==> willow: inputs <==
==> flow/design.v (excerpt) <==
module attitude_estimation(
    input clk,
    input reset,
    output SCLK,
    output MOSI,
    input  MISO_G,
    output SS_G,
    input  MISO_A,
    output SS_A,
    output [15:0] gyro_x,
    output [15:0] gyro_y,
    output [15:0] accl_x,
    output [15:0] accl_y,
    output [15:0] accl_z
    );
Settings: LEC_CHECK=0, ABC_AREA=0, CAP_MARGIN=20, CORE_ASPECT_RATIO=1.04, CORE_MARGIN=2, CORE_UTILIZATION=70, GPL_ROUTABILITY_DRIVEN=1, GPL_TIMING_DRIVEN=1, MAX_ROUTING_LAYER=met4, SLEW_MARGIN=20, TNS_END_PERCENT=40; clock period 15.1 ns.
run.sh (not shown) runs the stock make flow with config.mk's settings and CLKGATE_MAP_FILE=.
==> onyx (differences from willow) <==
- ABC_AREA: 0 -> unset
- CORE_ASPECT_RATIO: 1.04 -> unset
- CORE_UTILIZATION: 70 -> 72
- GPL_ROUTABILITY_DRIVEN: 1 -> unset
- GPL_TIMING_DRIVEN: 1 -> unset
- PLACE_DENSITY: unset -> 0.35
- SETUP_SLACK_MARGIN: unset -> 3.19
- TNS_END_PERCENT: 40 -> unset
==> flow/constraint.sdc (replaced) <==
create_clock -name core_clock -period 10.8 [get_ports {clk}]
set_input_delay 2.1600 -clock core_clock [delete_from_list [all_inputs] [get_ports {clk}]]
set_output_delay 2.1600 -clock core_clock [all_outputs]
set_load 0.01 [all_outputs]
==> summary of the runs <==
willow completed without violations. onyx died in global routing on GRT-0232.
Against onyx, the die area of willow is higher by 2.8%.
Synthesized area is the same in willow and onyx.
Synthesized cell count is the same in willow and onyx.

---

==> 06-07: inputs <==
Starting RTL as in the previous note.
==> flow/config.mk <==
export PLATFORM = sky130hd
export DESIGN_NAME = attitude_estimation
export DESIGN_NICKNAME = attitude_estimation
export VERILOG_FILES = /design/flow/design.v
export SDC_FILE = /design/flow/constraint.sdc
export NUM_CORES = 4
export LEC_CHECK = 0
export ABC_AREA = 0
export CAP_MARGIN = 20
export CORE_MARGIN = 2
export CORE_UTILIZATION = 70
export GPL_ROUTABILITY_DRIVEN = 1
export GPL_TIMING_DRIVEN = 1
export MAX_ROUTING_LAYER = met4
export PLACE_DENSITY_LB_ADDON = 0.0
export SLEW_MARGIN = 20
export TNS_END_PERCENT = 40
==> flow/constraint.sdc <==
create_clock -name core_clock -period 11.4 [get_ports {clk}]
set_input_delay 2.2800 -clock core_clock [delete_from_list [all_inputs] [get_ports {clk}]]
set_output_delay 2.2800 -clock core_clock [all_outputs]
set_load 0.01 [all_outputs]
==> inputs of 03-16, as changes to 06-07 <==
- ABC_AREA: 0 -> 1
- CORE_UTILIZATION: 70 -> 72
- CTS_CLUSTER_DIAMETER: default -> 384
- GPL_ROUTABILITY_DRIVEN: 1 -> default
- GPL_TIMING_DRIVEN: 1 -> default
- MAX_ROUTING_LAYER: met4 -> default
- PLACE_DENSITY_LB_ADDON: 0.0 -> default
- SETUP_SLACK_MARGIN: default -> 0.76
- TNS_END_PERCENT: 40 -> default
==> flow/constraint.sdc (replaced) <==
create_clock -name core_clock -period 6.19 [get_ports {clk}]
set_input_delay 1.2380 -clock core_clock [delete_from_list [all_inputs] [get_ports {clk}]]
set_output_delay 1.2380 -clock core_clock [all_outputs]
set_load 0.01 [all_outputs]
==> run summary <==
Implementation results.

The flow did not finish. It got as far as clock tree synthesis (4_1_cts) and failed there. The tool reported: "[ERROR DPL-0038] Utilization greater than 100%, impossible to legalize".

In this run the standard cell core region covers 0.0592 sq mm. The die is 249 microns wide. The portion of synthesized area spent on multiplexers is 0.000463. Per the synthesis report, the XOR/XNOR share of the synthesized area is 0.0506.

The synthesized netlist handed to floorplanning was reported with a cell count of 6,093. The overall die size recorded for this design is 0.0621 sq mm. The floorplan step set the die height to 249 microns.
[end of results for 03-16]
==> run summary <==
Flow results follow.

Of the total synthesized cell area, the portion taken by XOR and XNOR cells is 0.0883. The die is 244 microns wide. The flow ran to the end, but the layout failed its checks. The number of warnings reported in the stage logs is 62. A clean result was blocked by setup timing. Yosys reports the multiplexer fraction of the synthesized area as 0.0347. In the post-route analysis, the smallest setup slack over all paths is -1.35 ps. The floorplan step defined a core boundary enclosing 0.0566 sq mm. Endpoints with negative setup slack in the final report add up to 1. The die area is 0.0594 sq mm.
[end of results for 06-07]

---

==> exp/nickel <==
Starting RTL as in the previous note.
Design attitude_estimation, start of the top module:
module attitude_estimation(
    input clk,
    input reset,
    output SCLK,
    output MOSI,
    input  MISO_G,
    output SS_G,
    input  MISO_A,
    output SS_A,
    output [15:0] gyro_x,
    output [15:0] gyro_y,
    output [15:0] accl_x,
    output [15:0] accl_y,
    output [15:0] accl_z
    );
Settings: LEC_CHECK=0, ABC_AREA=0, CAP_MARGIN=10, CELL_PAD_IN_SITES_DETAIL_PLACEMENT=0, CORE_ASPECT_RATIO=1.52, CORE_MARGIN=6, CORE_UTILIZATION=37, CTS_CLUSTER_SIZE=23, GPL_ROUTABILITY_DRIVEN=1, GPL_TIMING_DRIVEN=1, HOLD_SLACK_MARGIN=0.22, MAX_ROUTING_LAYER=met5, MIN_ROUTING_LAYER=met2, SETUP_SLACK_MARGIN=0.46, SLEW_MARGIN=20, TNS_END_PERCENT=15; clock period 10.2 ns.
==> inputs of exp/raven, as changes to exp/nickel <==
==> flow/config.mk (replaced) <==
export PLATFORM = sky130hd
export DESIGN_NAME = attitude_estimation
export DESIGN_NICKNAME = attitude_estimation
export VERILOG_FILES = /design/flow/design.v
export SDC_FILE = /design/flow/constraint.sdc
export NUM_CORES = 4
export LEC_CHECK = 0
export CAP_MARGIN = 20
export CORE_MARGIN = 2
export CORE_UTILIZATION = 40
export SLEW_MARGIN = 20
==> flow/constraint.sdc (replaced) <==
create_clock -name core_clock -period 25.0 [get_ports {clk}]
set_input_delay 5.0000 -clock core_clock [delete_from_list [all_inputs] [get_ports {clk}]]
set_output_delay 5.0000 -clock core_clock [all_outputs]
set_load 0.01 [all_outputs]
==> notes <==
In exp/raven the fmax is smaller than in exp/nickel, by 20%.
Of exp/raven and exp/nickel, exp/nickel has the higher die area (gap about 12%, measured against exp/nickel).
Sequential share of layout area: exp/nickel is lower than exp/raven (2.2 points).
Against exp/nickel, the critical path depth of exp/raven is lower by 1.
In exp/nickel the via count is larger than in exp/raven, by about 60%.
In first-iteration DRC count, exp/nickel is at 4.7 times the value of exp/raven.
In area after synthesis, exp/raven and exp/nickel do not differ.
exp/raven passed the timing, design-rule and antenna checks. exp/nickel completed, yet does not pass: negative setup slack.
In exp/nickel the cell count is higher than in exp/raven, by 23%.
Cell area: exp/nickel is higher than exp/raven (about 27%).
Worst hold slack: exp/nickel is worse than exp/raven (14 ps).
Count of clock-buffer cells in the layout: exp/raven is lower than exp/nickel (1).

---

==> inputs of run a <==
Starting RTL as in the previous note.
## attitude_estimation
module attitude_estimation(
    input clk,
    input reset,
    output SCLK,
    output MOSI,
    input  MISO_G,
    output SS_G,
    input  MISO_A,
    output SS_A,
    output [15:0] gyro_x,
    output [15:0] gyro_y,
    output [15:0] accl_x,
    output [15:0] accl_y,
    output [15:0] accl_z
    );
    wire read_ready;
    wire [7:0] read_data;
    wire TREADY;
    wire TVALID;
    wire [103:0] TDATA;
    spi_master master (.clk(clk),
                       .reset(reset),
                       .read_ready(read_ready),
                       .read_data(read_data),
                       .SCLK(SCLK),
                       .MOSI(MOSI),
                       .MISO_G(MISO_G),
                       .SS_G(SS_G),
                       .MISO_A(MISO_A),
                       .SS_A(SS_A));
    spi_axis_bridge bridge (.clk(clk),
                            .reset(reset),
                            .read_ready(read_ready),
                            .read_data(read_data),
                            .TREADY(TREADY),
                            .TVALID(TVALID),
                            .TDATA(TDATA));
    preprocessor preprocessor (.clk(clk),
                               .reset(reset),
                               .RAW_GYRO_X({TDATA[95:88], TDATA[103:96]}),
                               .RAW_GYRO_Y({TDATA[79:72], TDATA[87:80]}),
                               .RAW_ACCL_X({TDATA[55:48], TDATA[63:56]}),
                               .RAW_ACCL_Y({TDATA[31:24], TDATA[39:32]}),
  ...
Settings: LEC_CHECK=0, CAP_MARGIN=20, CELL_PAD_IN_SITES_GLOBAL_PLACEMENT=2, CORE_ASPECT_RATIO=0.95, CORE_MARGIN=7, CORE_UTILIZATION=65, CTS_CLUSTER_DIAMETER=21, CTS_CLUSTER_SIZE=31, GPL_ROUTABILITY_DRIVEN=0, GPL_TIMING_DRIVEN=1, HOLD_SLACK_MARGIN=0.22, MIN_ROUTING_LAYER=met2, PLACE_DENSITY_LB_ADDON=0.0, SETUP_SLACK_MARGIN=2.77, SLEW_MARGIN=35; clock period 16.0 ns.
==> inputs of run b, as changes to run a <==
Settings changed: CELL_PAD_IN_SITES_GLOBAL_PLACEMENT 2 to unset, CORE_ASPECT_RATIO 0.95 to unset, CORE_MARGIN 7 to 2, CORE_UTILIZATION 65 to 72, CTS_CLUSTER_DIAMETER 21 to unset, CTS_CLUSTER_SIZE 31 to 51, GPL_ROUTABILITY_DRIVEN 0 to unset, GPL_TIMING_DRIVEN 1 to unset, HOLD_SLACK_MARGIN 0.22 to unset, MIN_ROUTING_LAYER met2 to unset, PLACE_DENSITY set to 0.35, PLACE_DENSITY_LB_ADDON 0.0 to unset, SETUP_SLACK_MARGIN 2.77 to 1.36, SLEW_MARGIN 35 to 20.
==> flow/constraint.sdc (replaced) <==
create_clock -name core_clock -period 5.3 [get_ports {clk}]
set_input_delay 1.0600 -clock core_clock [delete_from_list [all_inputs] [get_ports {clk}]]
set_output_delay 1.0600 -clock core_clock [all_outputs]
set_load 0.01 [all_outputs]
==> inputs of run c, as changes to run a <==
Settings changed: CELL_PAD_IN_SITES_GLOBAL_PLACEMENT 2 to unset, CORE_ASPECT_RATIO 0.95 to unset, CORE_MARGIN 7 to 2, CTS_CLUSTER_DIAMETER 21 to unset, CTS_CLUSTER_SIZE 31 to unset, GPL_ROUTABILITY_DRIVEN 0 to unset, GPL_TIMING_DRIVEN 1 to unset, HOLD_SLACK_MARGIN 0.22 to unset, MAX_ROUTING_LAYER set to met4, MIN_ROUTING_LAYER met2 to unset, PLACE_DENSITY_LB_ADDON 0.0 to unset, SETUP_SLACK_MARGIN 2.77 to unset, SLEW_MARGIN 35 to 20.
==> flow/constraint.sdc (replaced) <==
create_clock -name core_clock -period 10.8 [get_ports {clk}]
set_input_delay 2.1600 -clock core_clock [delete_from_list [all_inputs] [get_ports {clk}]]
set_output_delay 2.1600 -clock core_clock [all_outputs]
set_load 0.01 [all_outputs]
==> inputs of run d, as changes to run a <==
Settings changed: CELL_PAD_IN_SITES_GLOBAL_PLACEMENT 2 to 1, CORE_ASPECT_RATIO 0.95 to unset, CORE_MARGIN 7 to 2, CORE_UTILIZATION 65 to 40, CTS_CLUSTER_DIAMETER 21 to unset, CTS_CLUSTER_SIZE 31 to unset, GPL_TIMING_DRIVEN 1 to unset, HOLD_SLACK_MARGIN 0.22 to unset, MIN_ROUTING_LAYER met2 to unset, PLACE_DENSITY_LB_ADDON 0.0 to 0.24, SETUP_SLACK_MARGIN 2.77 to unset, SLEW_MARGIN 35 to 20.
==> results.yml <==
# implementation run metrics
status:
  status: "no timing/DRC/antenna violations"
floorplanning:
  fp.coreArea_um2: 99900
  dieArea_um2: 103000
  rows: 116
  die_height_um: 321
detailed_routing:
  met1_length_um: 49200
synth:
  post-synth-top-area-fraction_pct: 23.0
timing:
  rsz0062_at_grt: "no"
global_route:
  grt_pass1_wl_um: 162000
power_and_ir_drop:
  peakVddDrop_uv: 81.7
The numbers above come from run d.

==> results.yml <==
# implementation run metrics
status:
  stop_stage: "global placement without I/O (3_1_place_gp_skip_io)"
  error: "[ERROR FLW-0024] Place density exceeds 1.0 (current PLACE_DENSITY_LB_ADDON =  0.0). Please check if the value of  PLACE_DENSITY_LB_ADDON is between 0 and 0.99."
  status: "did not finish"
synth:
  post-synth-top-area-fraction_pct: 23.0
floorplanning:
  dieArea_um2: 69100
  fp.coreArea_um2: 61000
The numbers above come from run a.

==> results.yml <==
# implementation run metrics
synth:
  yosysTopAreaCell: "ha_1"
floorplanning:
  dieArea_um2: 57800
  rows: 86
  die_height_um: 240
  fp.coreArea_um2: 55200
status:
  status: "did not finish"
  error: "[ERROR DPL-0038] Utilization greater than 100%, impossible to legalize"
  stop_stage: "clock tree synthesis (4_1_cts)"
The numbers above come from run b.

==> results.yml <==
# implementation run metrics
timing:
  setup_viol: 33
  fin_ws_ps: -484
  rsz0062_at_grt: "yes"
floorplanning:
  fp.coreArea_um2: 61500
  rows: 91
  dieArea_um2: 63900
  die_height_um: 253
status:
  violations: "negative setup slack"
  status: "failed layout checks"
global_route:
  grt_pass1_wl_um: 166000
power_and_ir_drop:
  peakVddDrop_uv: 109
The numbers above come from run c.


---

==> wip/raven: inputs <==
attitude_estimation again, from the RTL that the note above started with.
Design attitude_estimation, start of the top module:
module attitude_estimation(
    input clk,
    input reset,
    output SCLK,
    output MOSI,
    input  MISO_G,
    output SS_G,
    input  MISO_A,
    output SS_A,
    output [15:0] gyro_x,
    output [15:0] gyro_y,
    output [15:0] accl_x,
    output [15:0] accl_y,
    output [15:0] accl_z
    );
    wire read_ready;
    wire [7:0] read_data;
    wire TREADY;
    wire TVALID;
    wire [103:0] TDATA;
    spi_master master (.clk(clk),
                       .reset(reset),
                       .read_ready(read_ready),
                       .read_data(read_data),
                       .SCLK(SCLK),
                       .MOSI(MOSI),
                       .MISO_G(MISO_G),
                       .SS_G(SS_G),
                       .MISO_A(MISO_A),
                       .SS_A(SS_A));
    spi_axis_bridge bridge (.clk(clk),
                            .reset(reset),
                            .read_ready(read_ready),
                            .read_data(read_data),
                            .TREADY(TREADY),
                            .TVALID(TVALID),
                            .TDATA(TDATA));
    preprocessor preprocessor (.clk(clk),
  ...
export LEC_CHECK = 0
export ABC_AREA = 0
export CAP_MARGIN = 20
export CORE_MARGIN = 2
export CORE_UTILIZATION = 72
export GPL_ROUTABILITY_DRIVEN = 1
export GPL_TIMING_DRIVEN = 1
export MAX_ROUTING_LAYER = met4
export PLACE_DENSITY_LB_ADDON = 0.0
export SLEW_MARGIN = 20
export TNS_END_PERCENT = 40
create_clock -name core_clock -period 11.2 [get_ports {clk}]
==> wip/nickel (differences from wip/raven) <==
Settings changed: ABC_AREA 0 to unset, CTS_CLUSTER_SIZE set to 51, GPL_ROUTABILITY_DRIVEN 1 to unset, GPL_TIMING_DRIVEN 1 to unset, MAX_ROUTING_LAYER met4 to unset, PLACE_DENSITY set to 0.35, PLACE_DENSITY_LB_ADDON 0.0 to unset, SETUP_SLACK_MARGIN set to 1.36, TNS_END_PERCENT 40 to unset.
==> flow/constraint.sdc (replaced) <==
create_clock -name core_clock -period 5.42 [get_ports {clk}]
set_input_delay 1.0840 -clock core_clock [delete_from_list [all_inputs] [get_ports {clk}]]
set_output_delay 1.0840 -clock core_clock [all_outputs]
set_load 0.01 [all_outputs]
==> wip/amber (differences from wip/raven) <==
Settings changed: ABC_AREA 0 to unset, GPL_ROUTABILITY_DRIVEN 1 to unset, GPL_TIMING_DRIVEN 1 to unset, SETUP_SLACK_MARGIN set to 3.19, TNS_END_PERCENT 40 to unset.
==> flow/constraint.sdc (replaced) <==
create_clock -name core_clock -period 10.8 [get_ports {clk}]
set_input_delay 2.1600 -clock core_clock [delete_from_list [all_inputs] [get_ports {clk}]]
set_output_delay 2.1600 -clock core_clock [all_outputs]
set_load 0.01 [all_outputs]
==> wip/yarrow (differences from wip/raven) <==
Settings changed: ABC_AREA 0 to unset, CORE_UTILIZATION 72 to 40, GPL_ROUTABILITY_DRIVEN 1 to unset, GPL_TIMING_DRIVEN 1 to unset, MAX_ROUTING_LAYER met4 to unset, PLACE_DENSITY_LB_ADDON 0.0 to unset, TNS_END_PERCENT 40 to unset.
==> flow/constraint.sdc (replaced) <==
create_clock -name core_clock -period 16.0 [get_ports {clk}]
set_input_delay 3.2000 -clock core_clock [delete_from_list [all_inputs] [get_ports {clk}]]
set_output_delay 3.2000 -clock core_clock [all_outputs]
set_load 0.01 [all_outputs]
==> summary of the runs <==
- Area after synthesis is the same in wip/yarrow and wip/amber.
- Between wip/yarrow and wip/raven, the lower clock power is in wip/yarrow (gap 18%, measured against wip/raven).
- Against wip/yarrow, the worst setup slack of wip/raven is worse by 2.1 ns.
- wip/amber never finished: it broke off in 5_1_grt. wip/raven finished but fails on setup timing. wip/yarrow produced a clean layout. wip/nickel aborted during 4_1_cts, error DPL-0038.
- Clock skew: wip/raven is lower than wip/yarrow (0.018 ns).
- Fmax: wip/yarrow is lower than wip/raven (about 19%).
==> figures <==
|  | wip/nickel | wip/yarrow | wip/amber | wip/raven |
|---|---|---|---|---|
| Status | aborted with a tool error | no timing/DRC/antenna violations | aborted with a tool error | complete, but fails checks |
| Last stage reached | 4_1_cts | - | 5_1_grt | - |
| Violated checks | - | - | - | setup timing |
| Cts repair resizes | - | 0 | 291 | 85 |
| Buffer levels on the longest clock path | - | 3 | 3 | 3 |
| Power drawn by the sequential cells | - | 0.574 mW | - | 0.819 mW |
| Worst Path Required | - | 16.51 ns | - | 11.61 ns |
| Number of cells on the worst hold path | - | 2 | - | 2 |
| Max Fclk | - | 70.0 MHz | - | 86.1 MHz |
| Sw power | - | 0.311 mW | - | 0.405 mW |
| Comb pwr share | - | 1.2% | - | 1.3% |
| Wl on met1 | - | 45.4 mm | - | 47.3 mm |
| Highest-power group | - | clock | - | clock |
Power is estimated from default activity; no workload was simulated.
